==> job 6785 <==
==> flow/design.v <==
module ex2_1 (
	      input 		 clk, rst, validi,
	      input [31:0] 	 data_in,
	      output logic 	 valido, 
	      output logic [31:0] data_out
	      );
   enum 			 {S0, S1, S2} state, next;
   logic [31:0]  		 a1, a2, a3;
   logic [31:0]			 counter;
   always_ff @(posedge clk or posedge rst) begin
      if (rst) begin
	 data_out <= 32'b0;
	 valido <= 1'b0;
	 state = S0;
	 counter = 0;
	 a1 = 0;
	 a2 = 0;
	 a3 = 0;
      end
      else begin
	 case (state)
	   S0: begin
	      if (validi) 
		  	begin
		  		a1 = data_in;
		  		a2 += data_in;
		  		a3 *= data_in;
		  		data_out <= a2;
		 		if(counter > 2 && (counter % 3 == 0)) 
					begin
	 	 				valido <= 1'b1;
		 			end
		 		next = S1;
		 		counter += 1;
		  	end
		  else 
		  	begin
		 		next = S0;
		 		counter = 0;
				valido <= 1'b0;
	      	end
	   end
	   S1: begin
	      if (validi) 
		  	begin
		 		a1 *= data_in;
		 		a2 = data_in;
		 		a3 += data_in;
		 		data_out <= a3;
		 		if(counter > 2 && (counter % 3 == 1)) 
					begin
	 	 				valido <= 1'b1;
		 			end
		 		next = S2;
		 		counter += 1;
			end	      
		  else 
		  	begin
				next = S0;
				counter = 0;
				valido <= 1'b0;
		  	end
	   end
	   S2: begin
	      if (validi) 
		  	begin
		 		a1 += data_in;
		 		a2 *= data_in;
		 		a3 = data_in;
		 		data_out <= a1;
		 		if(counter % 3 == 2) 
					begin
		 				valido <= 1'b1;
		  			end
	      		next = S0;
		  		counter += 1;
			end
		  else 
		  	begin
				next = S0;
		 		counter = 0;
				valido <= 1'b0;
			end
	   end
	 endcase
	 state = next;
      end
   end
endmodule
==> flow/run.sh <==
#!/bin/bash
# the make line also repeats each setting of config.mk as NAME=value (left out here)
make -C /OpenROAD-flow-scripts/flow DESIGN_CONFIG=/design/flow/config.mk WORK_HOME=/design/flow/orfs CLKGATE_MAP_FILE= finish
==> flow/config.mk <==
export PLATFORM = sky130hd
export DESIGN_NAME = ex2_1
export DESIGN_NICKNAME = ex2_1
export VERILOG_FILES = /design/flow/design.v
export SDC_FILE = /design/flow/constraint.sdc
export NUM_CORES = 4
export LEC_CHECK = 0
export CAP_MARGIN = 30
export CORE_MARGIN = 2
export CORE_UTILIZATION = 40
export GPL_TIMING_DRIVEN = 0
export PLACE_DENSITY_LB_ADDON = 0.02
export SLEW_MARGIN = 15
==> flow/constraint.sdc <==
create_clock -name core_clock -period 12.0 [get_ports {clk}]
set_input_delay 2.4000 -clock core_clock [delete_from_list [all_inputs] [get_ports {clk}]]
set_output_delay 2.4000 -clock core_clock [all_outputs]
set_load 0.01 [all_outputs]
==> job 4890: changes against job 6785 <==
==> flow/config.mk (replaced) <==
export PLATFORM = sky130hd
export DESIGN_NAME = ex2_1
export DESIGN_NICKNAME = ex2_1
export VERILOG_FILES = /design/flow/design.v
export SDC_FILE = /design/flow/constraint.sdc
export NUM_CORES = 4
export LEC_CHECK = 0
export CAP_MARGIN = 15
export CORE_MARGIN = 2
export CORE_UTILIZATION = 71
export HOLD_SLACK_MARGIN = -0.09
export SETUP_SLACK_MARGIN = -0.59
export SLEW_MARGIN = 20
==> flow/constraint.sdc (replaced) <==
create_clock -name core_clock -period 7.69 [get_ports {clk}]
set_input_delay 1.5380 -clock core_clock [delete_from_list [all_inputs] [get_ports {clk}]]
set_output_delay 1.5380 -clock core_clock [all_outputs]
set_load 0.01 [all_outputs]
==> notes <==
- Between job 4890 and job 6785, the lower non-clock buffer count is in job 6785 (gap 277).
- Job 4890 finished but fails on setup timing. Job 6785 completed without violations.
- Between job 4890 and job 6785, the lower register-to-register slack is in job 4890 (gap 2300 ps).
- In job 4890 the routed wire length is smaller than in job 6785, by about 27%.
- Between job 6785 and job 4890, the lower final cell count is in job 4890 (gap 7.1%, measured against job 4890).
- Of job 4890 and job 6785, job 4890 has the higher via count (gap 4.7%, measured against job 6785).
==> figures <==
WL/cell: job 4890 23.7 µm; job 6785 30.3 µm
Status: job 4890 complete, but fails checks; job 6785 no timing/DRC/antenna violations
Reasons for failing layout checks: job 4890 setup timing; job 6785 -
MI comb cells: job 4890 5,098; job 6785 5,097
Launch instance of the worst min-delay path: job 4890 data_out[0]; job 6785 next[1]
Routed met2 length: job 4890 91,500 µm; job 6785 123,000 µm
Total via count in the routed design: job 4890 54,400; job 6785 52,000
Clock latency reported for the late side of the worst-skew pair: job 4890 520 ps; job 6785 550 ps
# rows: job 4890 106; job 6785 142
Net count of the finished layout: job 4890 9,457; job 6785 9,179
Critical path's slowest cell: job 4890 fa_1; job 6785 clkdlybuf4s50_1
Largest clock skew in the final design: job 4890 22.4 ps; job 6785 29.7 ps


==> inputs of run H <==
RTL: the design.v shown in full above, as it stands there.
Settings: LEC_CHECK=0, ABC_AREA=1, CAP_MARGIN=20, CORE_MARGIN=2, CORE_UTILIZATION=72, CTS_CLUSTER_DIAMETER=400, CTS_CLUSTER_SIZE=10, PLACE_DENSITY=0.87, SETUP_SLACK_MARGIN=-0.11, SLEW_MARGIN=20; clock period 6.03 ns.
run.sh (not shown) runs the stock make flow with config.mk's settings and CLKGATE_MAP_FILE=.
==> run M: changes against run H <==
Settings changed: CORE_UTILIZATION 72 to 68, CTS_CLUSTER_DIAMETER 400 to default, CTS_CLUSTER_SIZE 10 to 96, PLACE_DENSITY 0.87 to 0.39, SETUP_SLACK_MARGIN -0.11 to default.
==> results <==
Row Count: run H 105; run M 108
Status: run H stopped before the end; run M complete, but fails checks
Stage where the flow stopped: run H global routing (5_1_grt); run M -
Violated checks: run H -; run M negative setup slack
Instance area after placement: run H 68100 µm²; run M 68100 µm²
Area share of and/or/nand/nor cells after synthesis: run H 16.6%; run M 16.6%
CTS H-tree lvls: run H 4; run M 4
Post-DP HPWL: run H 177 mm; run M 170 mm
Mapped Cells: run H 7874; run M 7874
Initial Util: run H 72.9%; run M 68.9%
Die area: run H 85600 µm²; run M 90600 µm²
Port bufs: run H 67; run M 67
Area of the core: run H 82200 µm²; run M 87000 µm²
Routability cong.: run H 1.06; run M 1.04
Die Width: run H 293 µm; run M 301 µm
Setup Fix Bufs, Post-CTS: run H 174; run M 170
Post-placement setup slack: run H -2960 ps; run M -2910 ps
Number of placed instances with taps included: run H 9477; run M 9563
Clock Path Buffers: run H 2; run M 2
Die height: run H 293 µm; run M 301 µm
Post-CTS resize count: run H 475; run M 649


==> inputs of job 574 <==
// ex2_1: RTL as listed in full above, without the edits since
make LEC_CHECK=0 CAP_MARGIN=10 CELL_PAD_IN_SITES_GLOBAL_PLACEMENT=0 CORE_MARGIN=2 CORE_UTILIZATION=17 CTS_CLUSTER_DIAMETER=77 HOLD_SLACK_MARGIN=0.13 MIN_ROUTING_LAYER=met2 PLACE_DENSITY_LB_ADDON=0.15 SLEW_MARGIN=20 TNS_END_PERCENT=85 finish   # period 7.17 ns
==> job 1457 (differences from job 574) <==
==> flow/config.mk (replaced) <==
export PLATFORM = sky130hd
export DESIGN_NAME = ex2_1
export DESIGN_NICKNAME = ex2_1
export VERILOG_FILES = /design/flow/design.v
export SDC_FILE = /design/flow/constraint.sdc
export NUM_CORES = 4
export LEC_CHECK = 0
export CAP_MARGIN = 20
export CORE_MARGIN = 2
export CORE_UTILIZATION = 34
export SLEW_MARGIN = 20
==> flow/constraint.sdc (replaced) <==
create_clock -name core_clock -period 9.8 [get_ports {clk}]
set_input_delay 1.9600 -clock core_clock [delete_from_list [all_inputs] [get_ports {clk}]]
set_output_delay 1.9600 -clock core_clock [all_outputs]
set_load 0.01 [all_outputs]
==> job 1496 (differences from job 574) <==
==> flow/config.mk (replaced) <==
export PLATFORM = sky130hd
export DESIGN_NAME = ex2_1
export DESIGN_NICKNAME = ex2_1
export VERILOG_FILES = /design/flow/design.v
export SDC_FILE = /design/flow/constraint.sdc
export NUM_CORES = 4
export LEC_CHECK = 0
export CAP_MARGIN = 15
export CORE_MARGIN = 2
export CORE_UTILIZATION = 71
export HOLD_SLACK_MARGIN = -0.09
export SLEW_MARGIN = 20
==> flow/constraint.sdc (replaced) <==
create_clock -name core_clock -period 8.13 [get_ports {clk}]
set_input_delay 1.6260 -clock core_clock [delete_from_list [all_inputs] [get_ports {clk}]]
set_output_delay 1.6260 -clock core_clock [all_outputs]
set_load 0.01 [all_outputs]
==> comparison <==
- Job 1496 finished but fails on setup timing. Job 574 ran to the end with violations: setup timing. Job 1457 completed with no timing, DRC or antenna violations.
- In job 574 the clock-buffer cell count is higher than in job 1457, by 1.
- In sequential cell count, job 574 and job 1496 do not differ.
- In job 574 the via count is larger than in job 1457, by 41%.


==> 06-07 <==
// ex2_1: RTL as listed in full above, without the edits since
Settings: LEC_CHECK=0, CAP_MARGIN=20, CORE_MARGIN=2, CORE_UTILIZATION=72, CTS_CLUSTER_DIAMETER=394, CTS_CLUSTER_SIZE=100, HOLD_SLACK_MARGIN=0.27, SLEW_MARGIN=20, TNS_END_PERCENT=40; clock period 10.0 ns.
==> 02-24: changes against 06-07 <==
CTS_CLUSTER_DIAMETER = unset   (was 394)
CTS_CLUSTER_SIZE = 34   (was 100)
HOLD_SLACK_MARGIN = unset   (was 0.27)
MAX_ROUTING_LAYER = met4   (was unset)
PLACE_DENSITY_LB_ADDON = 0.28   (was unset)
TNS_END_PERCENT = 5   (was 40)
==> flow/constraint.sdc (replaced) <==
create_clock -name core_clock -period 8.94 [get_ports {clk}]
set_input_delay 1.7880 -clock core_clock [delete_from_list [all_inputs] [get_ports {clk}]]
set_output_delay 1.7880 -clock core_clock [all_outputs]
set_load 0.01 [all_outputs]
==> 02-16: changes against 06-07 <==
ABC_AREA = 1   (was unset)
CTS_CLUSTER_DIAMETER = 119   (was 394)
CTS_CLUSTER_SIZE = 10   (was 100)
HOLD_SLACK_MARGIN = unset   (was 0.27)
SETUP_SLACK_MARGIN = 0.81   (was unset)
TNS_END_PERCENT = unset   (was 40)
==> flow/constraint.sdc (replaced) <==
create_clock -name core_clock -period 2.85 [get_ports {clk}]
set_input_delay 0.5700 -clock core_clock [delete_from_list [all_inputs] [get_ports {clk}]]
set_output_delay 0.5700 -clock core_clock [all_outputs]
set_load 0.01 [all_outputs]
==> 07-11: changes against 06-07 <==
CAP_MARGIN = 15   (was 20)
CTS_CLUSTER_DIAMETER = unset   (was 394)
CTS_CLUSTER_SIZE = unset   (was 100)
HOLD_SLACK_MARGIN = -0.09   (was 0.27)
SETUP_SLACK_MARGIN = -0.59   (was unset)
TNS_END_PERCENT = unset   (was 40)
==> flow/constraint.sdc (replaced) <==
create_clock -name core_clock -period 7.69 [get_ports {clk}]
set_input_delay 1.5380 -clock core_clock [delete_from_list [all_inputs] [get_ports {clk}]]
set_output_delay 1.5380 -clock core_clock [all_outputs]
set_load 0.01 [all_outputs]
==> job_summary.md <==
## Implementation flow summary

| Metric | Value |
|---|---|
| Fill cells | 5,480 |
| Design area | 66,400 sq um |
| Layout check faults | negative setup slack |
| Count of final setup violators | 21 |
| Slew Viols, Final | 0 |
| Status | complete, but fails checks |
| Largest class | combinational gates |
| Worst Max-Slew Pin Slew | 1.01 ns |
| Min setup slack post-route | -0.602 ns |
That was 02-24.
==> job_summary.md <==
## Implementation flow summary

| Metric | Value |
|---|---|
| Worst Max-Slew Pin Slew | 1.10 ns |
| Status | complete, no violations |
| Design area | 64,300 sq um |
| H-tree levels | 4 |
| Count of final setup violators | 0 |
| Fill cells | 6,179 |
| Xor+xnor area frac | 0.0508 |
| Largest class | combinational gates |
| Min setup slack post-route | 0.293 ns |
That was 06-07.
==> job_summary.md <==
### Flow metrics

| Metric | Value |
|---|---|
| Commonest flop | dfrtp_1 |
| Tool error | [ERROR GRT-0232] Routing congestion too high. Check the congestion heatmap in the GUI. |
| Fail Step | global routing |
| Mux share of post-synthesis cell area | 0 |
| Number of enable flip-flop cells | 0 |
| Status | aborted with a tool error |
| Top area cell types | fa_1 41%, nand2_1 13%, inv_1 13%, ha_1 9.8%, dfrtp_1 6.8% |
| Postcts setup bufs | 188 |
That was 02-16.
==> job_summary.md <==
## Implementation flow summary

| Metric | Value |
|---|---|
| Count of final setup violators | 49 |
| Largest class | combinational gates |
| Status | complete, but fails checks |
| Worst Max-Slew Pin Slew | 1.36 ns |
| Min setup slack post-route | -1.57 ns |
| Layout check faults | negative setup slack |
That was 07-11.
